## sierra
## WaveGenerator
module WaveGenerator #(N = 32, M = 16)(
  input clk,
  input rst,
  input chirp_reverse,             
  input [7:0] chirp_delay,         
  input [N-1:0] chirp_min_ctrl,    
  input [N-1:0] chirp_max_ctrl,    
  input [N-1:0] chirp_inc_rate,    
  input [N-1:0] chirp_div_rate,    
  output reg [M-1:0] waveform     
);
clock: 4.99 ns
lec_check: 0
cap_margin: 20
cell_pad_in_sites_global_placement: 0
core_margin: 5
core_utilization: 45
cts_cluster_diameter: 91
cts_cluster_size: 76
gpl_routability_driven: 1
min_routing_layer: met2
place_density_lb_addon: 0.17
setup_slack_margin: 1.36
slew_margin: 35
tns_end_percent: 70
run.sh (not shown) runs the stock make flow with config.mk's settings and CLKGATE_MAP_FILE=.
sierra: flow complete, layout not clean; failing: DRC
For onyx, these inputs were changed with respect to sierra:
- CORE_UTILIZATION now 64, was 45
- PLACE_DENSITY_LB_ADDON no longer set, was 0.17
- CTS_CLUSTER_SIZE now 62, was 76
- TNS_END_PERCENT no longer set, was 70
- SLEW_MARGIN now 20, was 35
- CORE_MARGIN now 2, was 5
- CELL_PAD_IN_SITES_GLOBAL_PLACEMENT no longer set, was 0
- SETUP_SLACK_MARGIN no longer set, was 1.36
- MIN_ROUTING_LAYER no longer set, was met2
- CTS_CLUSTER_DIAMETER no longer set, was 91
- GPL_ROUTABILITY_DRIVEN no longer set, was 1
- the clock period (ns, I/O delays scaled along) now 4.43, was 4.99
## What came out
onyx finished all stages; layout check result: FAIL, due to setup timing.
Uppermost signal routing layer after detailed routing: met5 -> sierra, met4 -> onyx
Critical path capture point: Chirp0.nco_ctrl[21] -> onyx, Chirp0.nco_ctrl[26] -> sierra
The global-route layer with the greatest usage comes out met3 in one run and met2 in the other, namely in sierra and onyx respectively.
onyx against sierra: number of gates given a new drive strength after cts fell 120; pre-CTS setup slack fell 570 ps; worst setup slack fell 790 ps.
--- input diff onyx..maple ---
- a change of CORE_UTILIZATION from 64 to 67
- an added HOLD_SLACK_MARGIN of -0.09
- a change of the clock period (ns, I/O delays scaled along) from 4.43 to 4.32
Notes after the runs:
Routed wire length for maple is higher than for onyx.
Going from onyx to maple, final total negative setup slack -7340 ps, sequential fraction of design power -1.9 points.
Going from onyx to maple, the power share of the combinational group was found to have gone up by 3.2 points.
Between maple and onyx, it is maple whose combinational group power is higher, by 19%.
maple vs onyx, first element of the critical path: chirp_min_ctrl[23] vs chirp_inc_rate[3]
Although maple finished all stages, its layout failed final checks on setup timing.
Re non-clock buffering overhead in the final layout: maple is 1.0 points up on onyx.
The run showing the greater clock network contribution to total cell area is onyx.
Share of total power in the clock network down 1.4 points in maple wrt onyx
Inputs modified between maple and lagoon:
- CTS_CLUSTER_SIZE removed (was 62)
- HOLD_SLACK_MARGIN removed (was -0.09)
- CORE_UTILIZATION changed from 67 to 49
- the clock period (ns, I/O delays scaled along) changed from 4.32 to 5.34
[summary]
- Of maple and lagoon, only lagoon finishes the flow clean.
- | maple | all stages done | FAIL | setup timing |
- Count of clock-buffer cells in the layout was higher in maple than in lagoon.
- Run comparison: lagoon capture point of the critical path Chirp0.nco_ctrl[26]; maple capture point of the critical path Chirp0.nco_ctrl[9]
- Against maple, number of inserted filler cells in the final layout in lagoon rose by more than 100%.
- lagoon consumes less power than maple does.
- Looking only at share of total power in combinational logic, and setting everything else aside, the lower value of lagoon and maple goes to lagoon.
- A highest metal layer with signal wires of met4 is what lagoon shows, while met5 belongs to maple.

========
WaveGenerator again, from the RTL that the note above started with.
make LEC_CHECK=0 ABC_AREA=1 CAP_MARGIN=20 CORE_ASPECT_RATIO=0.5 CORE_MARGIN=2 CORE_UTILIZATION=72 CTS_CLUSTER_DIAMETER=400 CTS_CLUSTER_SIZE=94 PLACE_DENSITY=0.38 SETUP_SLACK_MARGIN=1.04 SLEW_MARGIN=20 TNS_END_PERCENT=15 finish   # period 3.54 ns
The starting point ended with an error in clock tree synthesis on DPL-0033.
==> next run, changes <==
==> flow/config.mk (replaced) <==
export PLATFORM = sky130hd
export DESIGN_NAME = WaveGenerator
export DESIGN_NICKNAME = WaveGenerator
export VERILOG_FILES = /design/flow/design.v
export SDC_FILE = /design/flow/constraint.sdc
export NUM_CORES = 4
export LEC_CHECK = 0
export CAP_MARGIN = 20
export CORE_ASPECT_RATIO = 0.5
export CORE_MARGIN = 2
export CORE_UTILIZATION = 52
export CTS_CLUSTER_DIAMETER = 371
export CTS_CLUSTER_SIZE = 98
export PLACE_DENSITY = 0.42
export SLEW_MARGIN = 20
==> flow/constraint.sdc (replaced) <==
create_clock -name core_clock -period 6.0 [get_ports {clk}]
set_input_delay 1.2000 -clock core_clock [delete_from_list [all_inputs] [get_ports {clk}]]
set_output_delay 1.2000 -clock core_clock [all_outputs]
set_load 0.01 [all_outputs]
Now the flow completed without violations.
Synthesized area decreases by 3.6%.
Die area increases by 32%.
Synthesized cell count drops by 24%.
==> next run, changes <==
--- a/flow/config.mk
+++ b/flow/config.mk
@@ -7,9 +7,10 @@
 export LEC_CHECK = 0
 export CAP_MARGIN = 20
-export CORE_ASPECT_RATIO = 0.5
+export CELL_PAD_IN_SITES_GLOBAL_PLACEMENT = 2
 export CORE_MARGIN = 2
-export CORE_UTILIZATION = 52
+export CORE_UTILIZATION = 41
 export CTS_CLUSTER_DIAMETER = 371
 export CTS_CLUSTER_SIZE = 98
 export PLACE_DENSITY = 0.42
 export SLEW_MARGIN = 20
+export TNS_END_PERCENT = 15
=> The new run went through all stages and came out clean. Die size climbs by a quarter to a third. Cell area climbs slightly. Maximum frequency shrinks slightly. Critical path depth is higher by 1. Power went up slightly. Global-route usage drops by 4.8 points. Sequential cell count does not change. Via count came out lower by a few percent. Non-clock buffer count increases by 6. Cell count grows by a few percent. Core utilization goes down by 13 points.
==> next run, changes <==
--- a/flow/config.mk
+++ b/flow/config.mk
@@ -7,10 +7,10 @@
 export LEC_CHECK = 0
 export CAP_MARGIN = 20
-export CELL_PAD_IN_SITES_GLOBAL_PLACEMENT = 2
+export CORE_ASPECT_RATIO = 1.77
 export CORE_MARGIN = 2
-export CORE_UTILIZATION = 41
+export CORE_UTILIZATION = 52
 export CTS_CLUSTER_DIAMETER = 371
 export CTS_CLUSTER_SIZE = 98
 export PLACE_DENSITY = 0.42
+export SETUP_SLACK_MARGIN = -0.6
 export SLEW_MARGIN = 20
-export TNS_END_PERCENT = 15
Synthesized area is unchanged.
Sequential share of layout area barely changes.
Cell area is about the same.
Sequential power barely changes.
Via count rose by a few percent.
==> next run, changes <==
==> flow/config.mk (replaced) <==
export PLATFORM = sky130hd
export DESIGN_NAME = WaveGenerator
export DESIGN_NICKNAME = WaveGenerator
export VERILOG_FILES = /design/flow/design.v
export SDC_FILE = /design/flow/constraint.sdc
export NUM_CORES = 4
export LEC_CHECK = 0
export ABC_AREA = 1
export CAP_MARGIN = 20
export CORE_ASPECT_RATIO = 0.5
export CORE_MARGIN = 2
export CORE_UTILIZATION = 18
export CTS_CLUSTER_DIAMETER = 378
export CTS_CLUSTER_SIZE = 98
export SETUP_SLACK_MARGIN = -0.57
export SLEW_MARGIN = 5
Result: The new run finished with timing, DRC and antenna clean; via count came out higher by about 15%; utilization goes down by 40 points; routed wire length climbs by about 24%; register-to-register slack gains 0.31 ns; cell count goes up by 58%; area after synthesis came out higher by about 3.7%.
==> next run, changes <==
--- a/flow/config.mk
+++ b/flow/config.mk
@@ -10,7 +10,7 @@
 export CORE_ASPECT_RATIO = 0.5
 export CORE_MARGIN = 2
-export CORE_UTILIZATION = 18
+export CORE_UTILIZATION = 54
 export CTS_CLUSTER_DIAMETER = 378
-export CTS_CLUSTER_SIZE = 98
+export CTS_CLUSTER_SIZE = 90
 export SETUP_SLACK_MARGIN = -0.57
 export SLEW_MARGIN = 5
What happened: The new run ran to the end with no violations. Power climbs by 1.5%. First-iteration DRC count rose by 51%. Synthesized cell count is unchanged.
Power and IR drop assume default switching activity.
